// magnitude_wrapper
module magnitude_wrapper(
	input aclk,
	input aresetn,
	input s_i_data_valid,
	output reg s_o_data_ready,
	input [31:0] s_i_data,
	output reg m_o_data_valid,
	input m_i_data_ready,
	output reg [31:0] m_o_data
    );
make LEC_CHECK=0 CAP_MARGIN=30 CORE_ASPECT_RATIO=0.5 CORE_MARGIN=2 CORE_UTILIZATION=22 CTS_CLUSTER_DIAMETER=186 CTS_CLUSTER_SIZE=100 SETUP_SLACK_MARGIN=-0.36 SLEW_MARGIN=20 TNS_END_PERCENT=50 finish   # period 11.4 ns
run.sh (not shown) runs the stock make flow with config.mk's settings and CLKGATE_MAP_FILE=.
Change:
CAP_MARGIN = 20   (was 30)
CORE_ASPECT_RATIO = unset   (was 0.5)
CORE_UTILIZATION = 68   (was 22)
CTS_CLUSTER_DIAMETER = unset   (was 186)
CTS_CLUSTER_SIZE = unset   (was 100)
SETUP_SLACK_MARGIN = unset   (was -0.36)
TNS_END_PERCENT = unset   (was 50)
clock period = 11.6 ns   (was 11.4 ns; I/O delays follow)
What happened: Flip-flop count does not change. Utilization climbs by 49 points. Non-clock buffer count drops by 1. Wire length drops slightly. Clock-buffer cell count is unchanged. Via count hardly moves. Design area drops by a few percent. Die size drops by well over a third.
Change:
CORE_UTILIZATION = 40   (was 68)
SETUP_SLACK_MARGIN = -0.76   (was unset)
clock period = 8.17 ns   (was 11.6 ns; I/O delays follow)
=> Critical path depth is unchanged; synthesized area stays the same; synthesized cell count stays the same; routed wire length increases by 2.1%.
Change:
ABC_AREA = 1   (was unset)
CORE_UTILIZATION = 72   (was 40)
CTS_CLUSTER_SIZE = 93   (was unset)
SETUP_SLACK_MARGIN = unset   (was -0.76)
TNS_END_PERCENT = 15   (was unset)
clock period = 5.29 ns   (was 8.17 ns; I/O delays follow)
Result:
- Now the flow completed and failed the layout checks on setup timing
- wire length increases by 62%
- setup slack gets worse by 1.8 ns
- fmax increases by 16%
- synthesized cell count increases by 25%
- clock skew barely changes
- final cell count increases by 18%
- clock-buffer cell count stays the same
- global-route usage increases by 23 points
Change:
ABC_AREA = unset   (was 1)
CORE_UTILIZATION = 40   (was 72)
CTS_CLUSTER_SIZE = unset   (was 93)
TNS_END_PERCENT = unset   (was 15)
clock period = 10.0 ns   (was 5.29 ns; I/O delays follow)
Effect: Now the flow passed the timing, design-rule and antenna checks. Cell count goes down by 16%. Sequential share of layout area goes up by 2.3 points. Clock-buffer cell count does not change. Global-route usage goes down by 23 points.

---

Starting RTL as in the previous note.
clock: 4.54 ns
lec_check: 0
abc_area: 1
cap_margin: 15
core_margin: 2
core_utilization: 72
cts_cluster_diameter: 209
cts_cluster_size: 34
slew_margin: 20
The baseline did not get past global routing (5_1_grt), error GRT-0232.
Next try:
- ABC_AREA: 1 -> default
- CAP_MARGIN: 15 -> 20
- CORE_UTILIZATION: 72 -> 58
- CTS_CLUSTER_DIAMETER: 209 -> default
- CTS_CLUSTER_SIZE: 34 -> default
This time the run completed and failed the layout checks on negative setup slack.
Area after synthesis is lower by 5.2%.
Die size came out higher by 17%.
Synthesized cell count came out lower by 20%.
Next try:
- ABC_AREA: default -> 1
- CORE_ASPECT_RATIO: default -> 1.45
- CORE_UTILIZATION: 58 -> 72
- CTS_CLUSTER_DIAMETER: default -> 305
- CTS_CLUSTER_SIZE: default -> 99
- TNS_END_PERCENT: default -> 15
The new run ran to the end with violations: negative setup slack; worst hold slack gains 0.050 ns; wire length climbs by about 60%; synthesized cell count is higher by about 25%; fmax rose by about 6%; worst setup slack improves by 0.40 ns.
Next try:
- ABC_AREA: 1 -> default
- CORE_ASPECT_RATIO: 1.45 -> default
- CTS_CLUSTER_DIAMETER: 305 -> default
- CTS_CLUSTER_SIZE: 99 -> 36
- TNS_END_PERCENT: 15 -> default
- clock period: 4.54 -> 6.92 ns (I/O delays scaled with it)
The changed run finished but failed the layout checks on negative setup slack.
Design area falls by 8.1%.
Clock-buffer cell count fell by 1.
Setup slack improves by 1.7 ns.
Routed wire length falls by 33%.
Die area goes down by 5.1%.
Next try:
- ABC_AREA: default -> 1
- CTS_CLUSTER_SIZE: 36 -> 76
- PLACE_DENSITY_LB_ADDON: default -> 0.28
- clock period: 6.92 -> 6.46 ns (I/O delays scaled with it)
The changed run finished but failed the layout checks on negative setup slack.
Hold slack improves by 0.046 ns.
Setup slack loses 0.12 ns.
Sequential share of layout area falls by 0.67 points.
Maximum frequency came out higher by 4.9%.
Cell area rose by 5.2%.
Cell count went up by 17%.
Next try:
- CTS_CLUSTER_SIZE: 76 -> 99
- PLACE_DENSITY_LB_ADDON: 0.28 -> default
- TNS_END_PERCENT: default -> 15
- clock period: 6.46 -> 5.27 ns (I/O delays scaled with it)
Result:
- The new run completed and failed the layout checks on negative setup slack
- routed wire length falls by about 10%
- setup slack loses 0.88 ns
- cell area went up by 1.9%
- die area stays the same
- count of clock-buffer cells in the layout shrinks by 1
- sequential share of layout area went down by 0.24 points
- global-route usage is higher by 0.25 points
- area after synthesis stays the same

---

The RTL this note starts from:
==> flow/design.v <==
`timescale 1ns / 1ps
module magnitude_wrapper(
	input aclk,
	input aresetn,
	input s_i_data_valid,
	output reg s_o_data_ready,
	input [31:0] s_i_data,
	output reg m_o_data_valid,
	input m_i_data_ready,
	output reg [31:0] m_o_data
    );
	reg [31:0] o_data_temp;
	reg [15:0] data_real;
	reg [15:0] data_imag;
	reg start_calc;
	reg ack_calc;
	wire [15:0] in_real = s_i_data[15:0];
	wire [15:0] in_imag = s_i_data[31:16];
	always @ (posedge aclk)
		begin
			if (aresetn == 0) begin
				s_o_data_ready <= 1'b0;
				start_calc <= 1'b0;
			end
			if (ack_calc == 1'b1) begin
				start_calc <= 0;
			end
			if ( (s_i_data_valid == 1'b1) && (ack_calc == 0)) begin
				if (in_real[15] == 1'b1)
					data_real <= ~in_real + 16'd1;
				else
					data_real <= in_real;
				if (in_imag[15] == 1'b1)
					data_imag <= ~in_imag + 16'd1;
				else
					data_imag <= in_imag;
				s_o_data_ready <= 1;
				start_calc <= 1'b1;
			end
		end
	always @ (posedge aclk)
		begin
			if (aresetn == 0) begin
				ack_calc <= 0;
			end
			if (start_calc == 1'b1) begin
				ack_calc <= 1;
				o_data_temp <= data_real*data_real + data_imag*data_imag;
			end
			else begin
				ack_calc <= 0;
			end
		end
	always @ (posedge aclk)
		begin
			if (aresetn == 0) begin
				m_o_data_valid <= 1'b0;
			end
			if (m_i_data_ready == 1'b1) begin
				if (ack_calc == 0) begin
					m_o_data_valid <= 1'b0;
				end
				else begin
					m_o_data_valid <= 1'b1;
					m_o_data <= o_data_temp;
				end
			end
		end
endmodule
export LEC_CHECK = 0
export CAP_MARGIN = 35
export CELL_PAD_IN_SITES_DETAIL_PLACEMENT = 2
export CORE_MARGIN = 6
export CORE_UTILIZATION = 42
export CTS_CLUSTER_SIZE = 30
export GPL_ROUTABILITY_DRIVEN = 0
export GPL_TIMING_DRIVEN = 0
export MIN_ROUTING_LAYER = met2
export SETUP_SLACK_MARGIN = -0.36
export SLEW_MARGIN = 20
export TNS_END_PERCENT = 40
create_clock -name core_clock -period 6.66 [get_ports {aclk}]
The baseline ended with an error in global routing (5_1_grt) with GRT-0232.
Rerun with:
CAP_MARGIN = 20   (was 35)
CELL_PAD_IN_SITES_DETAIL_PLACEMENT = default   (was 2)
CORE_ASPECT_RATIO = 1.32   (was default)
CORE_MARGIN = 9   (was 6)
CORE_UTILIZATION = 40   (was 42)
CTS_CLUSTER_DIAMETER = 97   (was default)
CTS_CLUSTER_SIZE = default   (was 30)
GPL_ROUTABILITY_DRIVEN = default   (was 0)
SETUP_SLACK_MARGIN = default   (was -0.36)
TNS_END_PERCENT = default   (was 40)
clock period = 10.0 ns   (was 6.66 ns; I/O delays follow)
The new run ran to the end with no violations. Die size grows by 10%. Area after synthesis does not change. Synthesized cell count stays the same.

---

## the baseline
// magnitude_wrapper: RTL as listed in full above, without the edits since
Settings: LEC_CHECK=0, CAP_MARGIN=20, CELL_PAD_IN_SITES_DETAIL_PLACEMENT=1, CELL_PAD_IN_SITES_GLOBAL_PLACEMENT=1, CORE_MARGIN=5, CORE_UTILIZATION=35, CTS_CLUSTER_DIAMETER=228, CTS_CLUSTER_SIZE=61, GPL_TIMING_DRIVEN=0, MAX_ROUTING_LAYER=met4, MIN_ROUTING_LAYER=met2, PLACE_DENSITY_LB_ADDON=0.27, SETUP_SLACK_MARGIN=1.86, SLEW_MARGIN=20; clock period 10.0 ns.
In summary, the baseline completed successfully, with a layout that passed the timing, design-rule and antenna checks.
Here is what was changed in the inputs of the candidate compared with the baseline.
- a change of CORE_MARGIN from 5 to 2
- a deleted MIN_ROUTING_LAYER that had been met2
- a deleted MAX_ROUTING_LAYER that had been met4
- a change of CTS_CLUSTER_DIAMETER from 228 to 32
- a deleted PLACE_DENSITY_LB_ADDON that had been 0.27
- a deleted SETUP_SLACK_MARGIN that had been 1.86
- a deleted CTS_CLUSTER_SIZE that had been 61
- a deleted GPL_TIMING_DRIVEN that had been 0
- a deleted CELL_PAD_IN_SITES_DETAIL_PLACEMENT that had been 1
- a deleted CELL_PAD_IN_SITES_GLOBAL_PLACEMENT that had been 1
## What came out
- Diff the baseline -> the candidate: count of final max-slew check failures flat, clock buffer instance count of the final layout up 2, global-route wire length before repair down 16%, die outline height down 2.5%.
- Cell area: higher on the baseline
- Delta (the candidate minus the baseline): setup slack of the critical path after layout lower; actual slew at the worst max-slew pin saw an increase.

---

Setup of run A:
// magnitude_wrapper: RTL as listed in full above, without the edits since
==> flow/config.mk <==
export PLATFORM = sky130hd
export DESIGN_NAME = magnitude_wrapper
export DESIGN_NICKNAME = magnitude_wrapper
export VERILOG_FILES = /design/flow/design.v
export SDC_FILE = /design/flow/constraint.sdc
export NUM_CORES = 4
export LEC_CHECK = 0
export CAP_MARGIN = 20
export CELL_PAD_IN_SITES_GLOBAL_PLACEMENT = 1
export CORE_MARGIN = 7
export CORE_UTILIZATION = 35
export CTS_CLUSTER_DIAMETER = 228
export CTS_CLUSTER_SIZE = 61
export GPL_TIMING_DRIVEN = 0
export MAX_ROUTING_LAYER = met4
export PLACE_DENSITY_LB_ADDON = 0.27
export SETUP_SLACK_MARGIN = 1.86
export SLEW_MARGIN = 20
==> flow/constraint.sdc <==
create_clock -name core_clock -period 10.0 [get_ports {aclk}]
set_input_delay 2.0000 -clock core_clock [delete_from_list [all_inputs] [get_ports {aclk}]]
set_output_delay 2.0000 -clock core_clock [all_outputs]
set_load 0.01 [all_outputs]
No stage failed in run A, and the final checks on the layout all came back clean.
diff inputs: run A => run B
Settings: setting ABC_AREA to 1 for the first time; removing GPL_TIMING_DRIVEN (formerly 0); changing SLEW_MARGIN from 20 to 25; changing SETUP_SLACK_MARGIN from 1.86 to -1.0; setting HOLD_SLACK_MARGIN to 0.06 for the first time; removing MAX_ROUTING_LAYER (formerly met4); setting CORE_ASPECT_RATIO to 0.5 for the first time; removing CELL_PAD_IN_SITES_GLOBAL_PLACEMENT (formerly 1); changing CTS_CLUSTER_SIZE from 61 to 100; removing PLACE_DENSITY_LB_ADDON (formerly 0.27); changing CORE_UTILIZATION from 35 to 69; changing CTS_CLUSTER_DIAMETER from 228 to 310.
==> results <==
- The number of cells produced by synthesis number comes out lower for run A vs run B.
- Lower setup slack on the worst flop-to-flop path goes to run A over run B.
- Of run B and run A, run B shows the higher final-stage net count, with run A below it.
- Compared with run A, cell count in run B increased by a few percent.
- When run B is measured against run A, its via count turns out about 12% higher.
- Comparing run B and run A, the higher number of multi-input combinational cells in the layout was measured on run B.
- ~same number of levels in the clock H-tree in run B and run A
For run C, these inputs were changed with respect to run B:
Settings: CORE_MARGIN: 7 -> 2; CORE_UTILIZATION: 69 -> 38; CTS_CLUSTER_DIAMETER: 310 -> 393; CTS_CLUSTER_SIZE: 100 -> 53; CORE_ASPECT_RATIO: 0.5 -> unset; HOLD_SLACK_MARGIN: 0.06 -> -0.06; SETUP_SLACK_MARGIN: -1.0 -> unset.
Going from run B to run C, depth of the worst register-to-register path picked up an extra 2; total wirelength of the detailed-routed design rose by 3.4%. Compared with run B, in run C depth of the critical timing path with buffers and inverters included increased 2; weighted congestion reported at the end of routability-driven placement shows a reduction of 0.077; number of signal-net buffers in the layout picked up an extra 1.4%; cell area after placement higher. Per the comparison of run C with run B, wire length of the first global-routing pass up 4.5%; setup slack on the worst flop-to-flop path saw a decrease.
The following lists how run D was set up differently from run C:
Settings: CORE_UTILIZATION: 38 -> 69; CTS_CLUSTER_SIZE: 53 -> 100; CTS_CLUSTER_DIAMETER: 393 -> 310.
From run C to run D the numbers moved as follows: total length of routed met2 wires moved down; relative slew slack moved down; data required time of the critical path level; final cell area excluding filler cells moved down.
Of run D and run C, run D shows the higher slew at the pin with the worst max-slew slack, with run C below it.
DRC marker count from the first detailed-route iteration (run D vs. run C) increases by a little under 10%
Edits applied to the flow inputs when going from run D to run E:
Settings: swapping 69 for 19 in CORE_UTILIZATION; clearing CTS_CLUSTER_SIZE, which used to be 100; putting CORE_ASPECT_RATIO at 1.32 where nothing was set; swapping 310 for 97 in CTS_CLUSTER_DIAMETER; putting MIN_ROUTING_LAYER at met2 where nothing was set; putting GPL_ROUTABILITY_DRIVEN at 0 where nothing was set; putting GPL_TIMING_DRIVEN at 1 where nothing was set; clearing ABC_AREA, which used to be 1; swapping 2 for 9 in CORE_MARGIN; swapping 25 for 20 in SLEW_MARGIN; clearing HOLD_SLACK_MARGIN, which used to be -0.06.
==> results <==
- Run E completed every stage of the flow, and the final layout passed the timing, design-rule and antenna checks.
- Number of well taps (higher): run E
- Relative to run D, setup slack has decreased by 1.08 ns in run E.
- Tightest hold margin essentially unchanged between run D and run E.
- Between run E and run D, final critical-path share of the clock period is higher for run E, run D comes in under that.
- Detailed-routing iteration count for the pre-antenna-repair pass: run E and run D compared, lower one is run D
- Run E vs run D: number of standard cells reported by yosys down by more than 10%
- Maximum number of pins on one net before global-route repair, run E vs run D: up by a few percent
